==> inputs of try-umber <==
==> flow/design.v (excerpt) <==
module RV32I_Core (
    input  logic        clk,
    input  logic        reset,
    input  logic [31:0] instrCode,
    output logic [31:0] instrMemAddr,
    output logic        dataWe,
    output logic [31:0] dataAddr,
    output logic [31:0] dataWData,
    input  logic [31:0] dataRData,
    output logic        transfer,
    input  logic        ready
);
    logic        regFileWe;
    logic [ 3:0] aluControl;
    logic        aluSrcMuxSel;
    logic [ 2:0] RFWDSrcMuxSel;
    logic        branch;
    logic        jal;
    logic        jalr;
    logic        PCEn;
    ControlUnit U_ControlUnit (.*);
    DataPath U_DataPath (.*);
endmodule
export LEC_CHECK = 0
export CAP_MARGIN = 20
export CORE_MARGIN = 2
export CORE_UTILIZATION = 67
export CTS_CLUSTER_SIZE = 36
export SLEW_MARGIN = 20
create_clock -name core_clock -period 5.27 [get_ports {clk}]
run.sh (not shown) runs the stock make flow with config.mk's settings and CLKGATE_MAP_FILE=.
==> inputs of try-harbor, as changes to try-umber <==
--- a/flow/config.mk
+++ b/flow/config.mk
@@ -8,5 +8,4 @@
 export CAP_MARGIN = 20
 export CORE_MARGIN = 2
-export CORE_UTILIZATION = 67
-export CTS_CLUSTER_SIZE = 36
+export CORE_UTILIZATION = 57
 export SLEW_MARGIN = 20
==> flow/constraint.sdc (replaced) <==
create_clock -name core_clock -period 4.07 [get_ports {clk}]
set_input_delay 0.8140 -clock core_clock [delete_from_list [all_inputs] [get_ports {clk}]]
set_output_delay 0.8140 -clock core_clock [all_outputs]
set_load 0.01 [all_outputs]
==> inputs of try-nickel, as changes to try-umber <==
--- a/flow/config.mk
+++ b/flow/config.mk
@@ -6,7 +6,17 @@
 export NUM_CORES = 4
 export LEC_CHECK = 0
-export CAP_MARGIN = 20
+export ABC_AREA = 1
+export CAP_MARGIN = 30
+export CELL_PAD_IN_SITES_GLOBAL_PLACEMENT = 2
+export CORE_ASPECT_RATIO = 0.57
 export CORE_MARGIN = 2
-export CORE_UTILIZATION = 67
-export CTS_CLUSTER_SIZE = 36
-export SLEW_MARGIN = 20
+export CORE_UTILIZATION = 59
+export CTS_CLUSTER_DIAMETER = 263
+export GPL_ROUTABILITY_DRIVEN = 1
+export GPL_TIMING_DRIVEN = 0
+export HOLD_SLACK_MARGIN = -0.02
+export MIN_ROUTING_LAYER = met1
+export PLACE_DENSITY_LB_ADDON = 0.2
+export SETUP_SLACK_MARGIN = 2.65
+export SLEW_MARGIN = 10
+export TNS_END_PERCENT = 45
==> flow/constraint.sdc (replaced) <==
create_clock -name core_clock -period 10.3 [get_ports {clk}]
set_input_delay 2.0600 -clock core_clock [delete_from_list [all_inputs] [get_ports {clk}]]
set_output_delay 2.0600 -clock core_clock [all_outputs]
set_load 0.01 [all_outputs]
==> results.toml <==
# implementation run metrics
[outcome]
outcome = "stopped before the end"
haltStage = "global placement without I/O (3_1_place_gp_skip_io)"
firstError = "[ERROR FLW-0024] Place density exceeds 1.0 (current PLACE_DENSITY_LB_ADDON =  0.2). Please check if the value of  PLACE_DENSITY_LB_ADDON is between 0 and 0.99."

[logic_synthesis]
synth_cell_type_count = 61
synth_top_cell_by_count = "o21ai_0"
mux_area_share_pct = 0.0444
yosysChipArea_um2 = 70500
synthAdderAreaFrac_pct = 2.19
synthesized_area_fraction_occupied_by_and_or_nand_nor_cells_pct = 18.1
average_cell_area_after_synthesis_um2 = 8.78
common_cells = "o21ai_0 (1349), nor2_1 (1320), nand2_1 (1101), edfxtp_1 (1024), nand3_1 (544)"
ys_cells = 8029
synthesis.nets = 8218

[floorplanning]
num_rows = 95
initial_utilization_pct = 59.7
design.core.area_um2 = 118000
chip_area_um2 = 122000
the above is filed under try-nickel

==> results.toml <==
# implementation run metrics
[logic_synthesis]
mux_area_share_pct = 24.5
netlist.top_cell.by_area = "edfxtp_1"
synth_top_cell_by_count = "edfxtp_1"
synthesized_area_fraction_occupied_by_and_or_nand_nor_cells_pct = 5.96
synthesis.nets = 4770
yosysChipArea_um2 = 68200
synth_cell_type_count = 99
ys_cells = 4581
common_cells = "edfxtp_1 (1024), mux4_2 (646), nand2_1 (312), dfrtp_1 (269), nor2_1 (257)"
synthAdderAreaFrac_pct = 2.26

[floorplanning]
design.core.area_um2 = 101000
initial_utilization_pct = 67.2
chip_area_um2 = 104000
die_w_um = 323
num_rows = 117

[outcome]
outcome = "stopped before the end"
firstError = "[ERROR GRT-0116] Global routing finished with congestion. Check the congestion regions in the DRC Viewer."
haltStage = "global routing (5_1_grt)"
the above is filed under try-umber

==> results.toml <==
# flow metrics
[detailed_routing]
diodes = 5

[floorplanning]
design.core.area_um2 = 118000
chip_area_um2 = 122000
initial_utilization_pct = 57.6

[setup_path]
timing.rr.start = "U_DataPath.U_RegFile.RegFile[27][4]"

[logic_synthesis]
synthesis.nets = 4770
synth.comb.largest_family = "multiplexers"
mux_area_share_pct = 24.5
edf_count = 1024
synth_cell_type_count = 99
synthAdderAreaFrac_pct = 2.26
yosysChipArea_um2 = 68200
synth_top_cell_by_count = "edfxtp_1"

[outcome]
layout.failed_checks = "setup timing"
outcome = "finished with violations"

[final_timing]
setup-violations-final = 1088
worst_slack_ns = -1.35

[final_layout]
sh_comb_area_pct = 35.0

[min_path]
holdPathStages = 2
the above is filed under try-harbor


==> build 69: inputs <==
Starting RTL as in the previous note.
==> flow/config.mk <==
export PLATFORM = sky130hd
export DESIGN_NAME = RV32I_Core
export DESIGN_NICKNAME = RV32I_Core
export VERILOG_FILES = /design/flow/design.v
export SDC_FILE = /design/flow/constraint.sdc
export NUM_CORES = 4
export LEC_CHECK = 0
export CAP_MARGIN = 15
export CORE_MARGIN = 2
export CORE_UTILIZATION = 72
export CTS_CLUSTER_DIAMETER = 226
export CTS_CLUSTER_SIZE = 33
export HOLD_SLACK_MARGIN = -0.1
export SETUP_SLACK_MARGIN = -0.41
export SLEW_MARGIN = 40
==> flow/constraint.sdc <==
create_clock -name core_clock -period 4.26 [get_ports {clk}]
set_input_delay 0.8520 -clock core_clock [delete_from_list [all_inputs] [get_ports {clk}]]
set_output_delay 0.8520 -clock core_clock [all_outputs]
set_load 0.01 [all_outputs]
==> build 6: changes against build 69 <==
- CAP_MARGIN: 15 -> 20
- CORE_UTILIZATION: 72 -> 40
- CTS_CLUSTER_DIAMETER: 226 -> unset
- CTS_CLUSTER_SIZE: 33 -> unset
- HOLD_SLACK_MARGIN: -0.1 -> unset
- SETUP_SLACK_MARGIN: -0.41 -> unset
- SLEW_MARGIN: 40 -> 20
==> flow/constraint.sdc (replaced) <==
create_clock -name core_clock -period 7.32 [get_ports {clk}]
set_input_delay 1.4640 -clock core_clock [delete_from_list [all_inputs] [get_ports {clk}]]
set_output_delay 1.4640 -clock core_clock [all_outputs]
set_load 0.01 [all_outputs]
==> build 24: changes against build 69 <==
- CAP_MARGIN: 15 -> 20
- CORE_UTILIZATION: 72 -> 57
- CTS_CLUSTER_DIAMETER: 226 -> unset
- CTS_CLUSTER_SIZE: 33 -> unset
- HOLD_SLACK_MARGIN: -0.1 -> unset
- SETUP_SLACK_MARGIN: -0.41 -> 1.12
- SLEW_MARGIN: 40 -> 20
==> flow/constraint.sdc (replaced) <==
create_clock -name core_clock -period 4.07 [get_ports {clk}]
set_input_delay 0.8140 -clock core_clock [delete_from_list [all_inputs] [get_ports {clk}]]
set_output_delay 0.8140 -clock core_clock [all_outputs]
set_load 0.01 [all_outputs]
==> trial 65: changes against build 69 <==
- CAP_MARGIN: 15 -> 20
- CORE_UTILIZATION: 72 -> 61
- CTS_CLUSTER_DIAMETER: 226 -> unset
- CTS_CLUSTER_SIZE: 33 -> 41
- HOLD_SLACK_MARGIN: -0.1 -> unset
- MAX_ROUTING_LAYER: unset -> met4
- SETUP_SLACK_MARGIN: -0.41 -> unset
- SLEW_MARGIN: 40 -> 20
==> flow/constraint.sdc (replaced) <==
create_clock -name core_clock -period 4.07 [get_ports {clk}]
set_input_delay 0.8140 -clock core_clock [delete_from_list [all_inputs] [get_ports {clk}]]
set_output_delay 0.8140 -clock core_clock [all_outputs]
set_load 0.01 [all_outputs]
==> comparison <==
- Build 24 completed, yet does not pass: negative setup slack. Build 6 finished with timing, DRC and antenna clean. Build 69 aborted during 3_5_place_dp, error DPL-0033. Trial 65 died in 5_1_grt, error ODB-0269.
- In area after synthesis, build 69 and build 24 do not differ.
- Of build 24 and build 6, build 24 has the higher clock power (gap about 80%, measured against build 6).
- In synthesized cell count, build 69 and build 24 do not differ.
- Count of clock-buffer cells in the layout: build 24 is higher than build 6 (2).
- Sequential cell count is the same in build 6 and build 24.
- Core utilization: build 6 is lower than build 24 (28 points).
- Of build 24 and build 6, build 24 has the higher routed wire length (gap 15%, measured against build 6).
- The lowest die area belongs to build 69, the highest to build 6.
Power figures rest on the tool's default switching activity, not on a simulated workload.
